==> flow/design.v (excerpt) <==
module blockRunner(
    input wire CLK,              
    input wire RST_BTN,          
    output wire VGA_HS_O,        
    output wire VGA_VS_O,        
    output reg [3:0] VGA_R,      
    output reg [3:0] VGA_G,      
    output reg [3:0] VGA_B,      
    output wire a, ba, c, d, e, f, g,
    output wire a1, ba1, c1, d1, e1, f1, g1,
    output wire a2, ba2, c2, d2, e2, f2, g2,
    output wire a3, ba3, c3, d3, e3, f3, g3,
    input SW0,
    input KEY0,
    input KEY1,
    input KEY2,
    input KEY3
    );
Size in the first run: ~26,000 um^2 of cells after synthesis.
==> flow/config.mk <==
export PLATFORM = sky130hd
export DESIGN_NAME = blockRunner
export DESIGN_NICKNAME = blockRunner
export VERILOG_FILES = /design/flow/design.v
export SDC_FILE = /design/flow/constraint.sdc
export NUM_CORES = 4
export LEC_CHECK = 0
export ABC_AREA = 1
export CAP_MARGIN = 15
export CORE_MARGIN = 2
export CORE_UTILIZATION = 72
export CTS_CLUSTER_SIZE = 72
export HOLD_SLACK_MARGIN = 0.06
export PLACE_DENSITY = 0.64
export SETUP_SLACK_MARGIN = -0.18
export SLEW_MARGIN = 20
==> flow/constraint.sdc <==
create_clock -name core_clock -period 4.75 [get_ports {CLK}]
set_input_delay 0.9500 -clock core_clock [delete_from_list [all_inputs] [get_ports {CLK}]]
set_output_delay 0.9500 -clock core_clock [all_outputs]
set_load 0.01 [all_outputs]
run.sh (not shown) runs the stock make flow with config.mk's settings and CLKGATE_MAP_FILE=.
The starting point produced a layout that fails on negative setup slack.
Change:
ABC_AREA = 0   (was 1)
CTS_CLUSTER_SIZE = 34   (was 72)
HOLD_SLACK_MARGIN = unset   (was 0.06)
PLACE_DENSITY = unset   (was 0.64)
PLACE_DENSITY_LB_ADDON = 0.0   (was unset)
SETUP_SLACK_MARGIN = 3.15   (was -0.18)
clock period = 11.1 ns   (was 4.75 ns; I/O delays follow)
Result: The new run finished with timing, DRC and antenna clean. Final area drops by a few percent. Wire length drops by a little under a tenth. First-iteration DRC count drops by a quarter to a third. Via count drops by roughly a tenth. Worst setup slack is better by 4.2 ns. Global-route usage drops by 1.1 points. Critical path depth drops by 11. Power drops by well over a third. Sequential share of layout area climbs by 2.0 points.
Change:
ABC_AREA = 1   (was 0)
CAP_MARGIN = 20   (was 15)
CORE_UTILIZATION = 62   (was 72)
CTS_CLUSTER_SIZE = unset   (was 34)
PLACE_DENSITY_LB_ADDON = unset   (was 0.0)
SETUP_SLACK_MARGIN = unset   (was 3.15)
clock period = 3.58 ns   (was 11.1 ns; I/O delays follow)
What happened:
- This time the run finished but fails on negative setup slack
- non-clock buffer count went up by 470
- wire length came out higher by 18%
- global-route usage decreases by 1.8 points
- final area rises by 20%
- final cell count rose by 34%
- setup slack is worse by 4.8 ns
Change:
ABC_AREA = unset   (was 1)
CORE_UTILIZATION = 70   (was 62)
CTS_CLUSTER_SIZE = 24   (was unset)
clock period = 6.38 ns   (was 3.58 ns; I/O delays follow)
Outcome:
- With this change the flow finished with timing, DRC and antenna clean
- final area went down by about 15%
- non-clock buffer count went down by 431
- worst hold slack degrades by 0.011 ns
- total power fell by about 50%
- final cell count falls by about 24%

* * *

Starting RTL as in the previous note.
clock: 14.9 ns
lec_check: 0
cap_margin: 5
cell_pad_in_sites_detail_placement: 2
cell_pad_in_sites_global_placement: 0
core_margin: 8
core_utilization: 68
cts_cluster_diameter: 291
max_routing_layer: met4
min_routing_layer: met2
place_density_lb_addon: 0.05
slew_margin: 20
tns_end_percent: 60
The baseline ended with an error in detailed placement (3_5_place_dp).
Rerun with:
Settings changed: CAP_MARGIN 5 to 20, CELL_PAD_IN_SITES_DETAIL_PLACEMENT 2 to unset, CELL_PAD_IN_SITES_GLOBAL_PLACEMENT 0 to unset, CORE_MARGIN 8 to 2, CORE_UTILIZATION 68 to 40, CTS_CLUSTER_DIAMETER 291 to unset, MAX_ROUTING_LAYER met4 to unset, MIN_ROUTING_LAYER met2 to unset, PLACE_DENSITY_LB_ADDON 0.05 to unset, TNS_END_PERCENT 60 to unset.
Clock period 14.9 ns to 5.84 ns, I/O delays scaled along.
With this change the flow ran to the end with no violations.
Die size climbs by 50%.
Area after synthesis stays the same.
Synthesized cell count does not change.
Rerun with:
Settings changed: CORE_UTILIZATION 40 to 66, CTS_CLUSTER_SIZE set to 47.
Clock period 5.84 ns to 6.75 ns, I/O delays scaled along.
Synthesized cell count does not change.
First-iteration DRC count rises by roughly a tenth.
Combinational power falls by about a fifth.

* * *

== juniper ==
blockRunner again, from the RTL that the note above started with.
clock: 11.3 ns
lec_check: 0
abc_area: 0
cap_margin: 20
core_aspect_ratio: 0.87
core_margin: 2
core_utilization: 72
cts_cluster_size: 34
hold_slack_margin: 0.29
place_density_lb_addon: 0.0
setup_slack_margin: 3.15
slew_margin: 20
juniper went all the way through the flow, and no timing, DRC or antenna check failed.
Changes in onyx relative to juniper:
- SETUP_SLACK_MARGIN: 3.15 -> unset
- CORE_UTILIZATION: 72 -> 40
- CTS_CLUSTER_SIZE: 34 -> unset
- HOLD_SLACK_MARGIN: 0.29 -> unset
- CORE_ASPECT_RATIO: 0.87 -> unset
- PLACE_DENSITY_LB_ADDON: 0.0 -> unset
- ABC_AREA: 0 -> unset
- the clock period (ns, I/O delays scaled along): 11.3 -> 8.31
## What came out
Looking at the reports, onyx completed the entire flow and the layout it produced met the timing, DRC and antenna checks.
Any difference in number of synthesized flops with an enable pin between onyx and juniper is small enough to ignore.
onyx: sequential power is about 33% higher than what juniper reported.
From juniper to onyx the numbers moved as follows: number of clock-tree buffers in the layout has increased; wire length of the first global-routing pass has decreased.
Modified inputs, ember compared to onyx
- ABC_AREA: unset -> 1
- CORE_UTILIZATION: 40 -> 70
- PLACE_DENSITY_LB_ADDON: unset -> 0.29
- SETUP_SLACK_MARGIN: unset -> -0.27
- CTS_CLUSTER_SIZE: unset -> 16
- the clock period (ns, I/O delays scaled along): 8.31 -> 4.64
==> results <==
Going from onyx to ember, fraction of power consumed by the clock network shrinks by 2.3 points.
The run with more setup slack is onyx; ember has less.
Relative to onyx, the maximum number of pins on one net before global-route repair measured on ember has decreased by more than 10%.
The via count of ember exceeds that of onyx by 4348.
ember finished all stages; however, its layout fails the closing checks, the failures being negative setup slack.
Here is what was changed in the inputs of willow compared with ember.
- ABC_AREA removed (was 1)
- SETUP_SLACK_MARGIN changed from -0.27 to 1.05
- PLACE_DENSITY_LB_ADDON removed (was 0.29)
- CTS_CLUSTER_SIZE removed (was 16)
- CORE_UTILIZATION changed from 70 to 40
- the clock period (ns, I/O delays scaled along) changed from 4.64 to 8.31
==> results <==
- Relative to ember, fraction of area in multi-input gates increased by 2.7 points in willow.
- willow — post-cts repair resize count 56 lower, ember as reference
- willow: done, clean on timing, DRC and antenna
- Cell area ends up higher on ember.
- willow vs ember: via count down
- Of ember and willow, the run reporting the lower critical path depth was willow.
- Of ember and willow, ember shows the higher average via count per standard cell, with willow below it.

* * *

Setup of run 1:
Starting RTL as in the previous note.
Settings: LEC_CHECK=0, CAP_MARGIN=15, CELL_PAD_IN_SITES_DETAIL_PLACEMENT=2, CORE_MARGIN=8, CORE_UTILIZATION=68, CTS_CLUSTER_DIAMETER=291, MAX_ROUTING_LAYER=met4, MIN_ROUTING_LAYER=met1, PLACE_DENSITY_LB_ADDON=0.05, SLEW_MARGIN=20, TNS_END_PERCENT=60; clock period 10.0 ns.
Status(run 1) = ERROR, stage = detailed placement
[inputs] run 2 vs run 1
Settings: a deleted MAX_ROUTING_LAYER that had been met4; an added CTS_CLUSTER_SIZE of 47; a change of CAP_MARGIN from 15 to 20; a deleted MIN_ROUTING_LAYER that had been met1; a change of CORE_MARGIN from 8 to 2; an added SETUP_SLACK_MARGIN of -0.47; a deleted CELL_PAD_IN_SITES_DETAIL_PLACEMENT that had been 2; a deleted TNS_END_PERCENT that had been 60; a deleted CTS_CLUSTER_DIAMETER that had been 291; a deleted PLACE_DENSITY_LB_ADDON that had been 0.05; a change of the clock period (ns, I/O delays scaled along) from 10.0 to 4.65.
Notes after the runs:
- Run 2: complete, dirty (setup timing)
- Compared to run 1, run 2 has routability congestion estimate from global placement 0.010 lower.
- Die size | run 2 below run 1
## Diff of input files: run 3 against run 2
Settings: SETUP_SLACK_MARGIN removed (was -0.47); CTS_CLUSTER_SIZE removed (was 47); CORE_UTILIZATION changed from 68 to 17; the clock period (ns, I/O delays scaled along) changed from 4.65 to 8.31.
==> comparison <==
Run 3 did not stop at any stage, and its layout met the timing, DRC and antenna checks.
Compared with run 2, run 3 shows a lower maximum vdd drop.
Changes observed in run 3 relative to run 2: share of power burned in the clock network +4.8 points; transition time at the pin with the least slew margin -0.051 ns; worst hold slack -0.034 ns; number of buffers created by CTS +about 17%.
Between run 2 and run 3, the flow reports total wirelength of the detailed-routed design decreasing by more than 10%.
Looking only at sequential share of layout area, and setting everything else aside, the higher value of run 3 and run 2 goes to run 3.

* * *

== run A ==
blockRunner again, from the RTL that the note above started with.
==> flow/config.mk <==
export PLATFORM = sky130hd
export DESIGN_NAME = blockRunner
export DESIGN_NICKNAME = blockRunner
export VERILOG_FILES = /design/flow/design.v
export SDC_FILE = /design/flow/constraint.sdc
export NUM_CORES = 4
export LEC_CHECK = 0
export ABC_AREA = 1
export CAP_MARGIN = 0
export CORE_MARGIN = 2
export CORE_UTILIZATION = 70
export CTS_CLUSTER_SIZE = 73
export HOLD_SLACK_MARGIN = -0.1
export SETUP_SLACK_MARGIN = 1.18
export SLEW_MARGIN = 20
==> flow/constraint.sdc <==
create_clock -name core_clock -period 4.62 [get_ports {CLK}]
set_input_delay 0.9240 -clock core_clock [delete_from_list [all_inputs] [get_ports {CLK}]]
set_output_delay 0.9240 -clock core_clock [all_outputs]
set_load 0.01 [all_outputs]
Nothing crashed in run A and all stages finished; the problem is that the final layout failed, the offending checks being setup timing.
Modified inputs, run B compared to run A
Settings: HOLD_SLACK_MARGIN changed from -0.1 to -0.09; SETUP_SLACK_MARGIN changed from 1.18 to 0.99; CAP_MARGIN changed from 0 to 20; CTS_CLUSTER_SIZE removed (was 73); the clock period (ns, I/O delays scaled along) changed from 4.62 to 5.6.
## What came out
- Every stage of the flow completed for run B, and the final layout passed the timing, DRC and antenna checks.
- Every stage of run A finished as expected; the final checks, on the other hand, flagged setup timing, which means the layout fails.
- In run B the critical path data required time turned out 0.78 ns higher than in run A.
- Logic gate fraction of the total cell area: run B vs run A up 1.8 points
- Run A → run B: setup slack went up; final wirelength went down about 13%; worst hold slack increased 0.018 ns; relative contribution of combinational cells to total power decreased 3.6 points.
- Diff run B and run A: combinational gate area higher in run A
--- input diff run B..run C ---
Settings: changing CAP_MARGIN from 20 to 10; setting CTS_CLUSTER_SIZE to 73 for the first time; changing SLEW_MARGIN from 20 to 5; removing SETUP_SLACK_MARGIN (formerly 0.99); changing the clock period (ns, I/O delays scaled along) from 5.6 to 4.62.
No crash in run C: every stage finished, but the layout fails its final checks due to setup timing.
The higher critical path depth came out of run C.
Run comparison: run B capturing element of the worst setup path VGA_R[1]; run C capturing element of the worst setup path VGA_R[2]
Aggregate negative setup slack ended up 7.08 ns lower on run C than on run B.
The run showing the smaller final design instance area without fill is run B.
Clock share of power across run C and run B: no real change.
Delta (run C minus run B): final core utilization increased by 1.4 points relative to the old numbers; non-clock buffer count shows an increase of 48%; data required time of the critical path fell 0.78 ns.
#### Input delta (run D over run C)
Settings: SETUP_SLACK_MARGIN newly set to -0.27; ABC_AREA removed (was 1); SLEW_MARGIN changed from 5 to 20; CTS_CLUSTER_SIZE removed (was 73); HOLD_SLACK_MARGIN removed (was -0.09); CAP_MARGIN changed from 10 to 20; the clock period (ns, I/O delays scaled along) changed from 4.62 to 4.64.
[summary]
- In run D the implementation ran to completion but is not tape-out ready, as the final checks report setup timing.
- Lower global routing usage on met2 among run D and run C: run C
- Looking only at cell area power density, and setting everything else aside, the higher value of run D and run C goes to run C.
- [diff] post-synth design cell area, run D relative to run C: improvement
The inputs of run E differ from those of run D as listed below.
Settings: setting CTS_CLUSTER_SIZE to 16 for the first time; setting ABC_AREA to 1 for the first time; setting CTS_CLUSTER_DIAMETER to 381 for the first time; setting PLACE_DENSITY_LB_ADDON to 0.29 for the first time; changing CORE_UTILIZATION from 70 to 72.
Findings:
Summary — die size, run E relative to run D: lower, by 270 um2.
global routing (5_1_grt): run E exited with error
Diff run D -> run E: count of instantiated cells in the yosys netlist higher; weighted congestion reported at the end of routability-driven placement higher; width of the die lower; synthesized cell area higher; synthesized cell count higher.
Power is estimated from default activity; no workload was simulated.
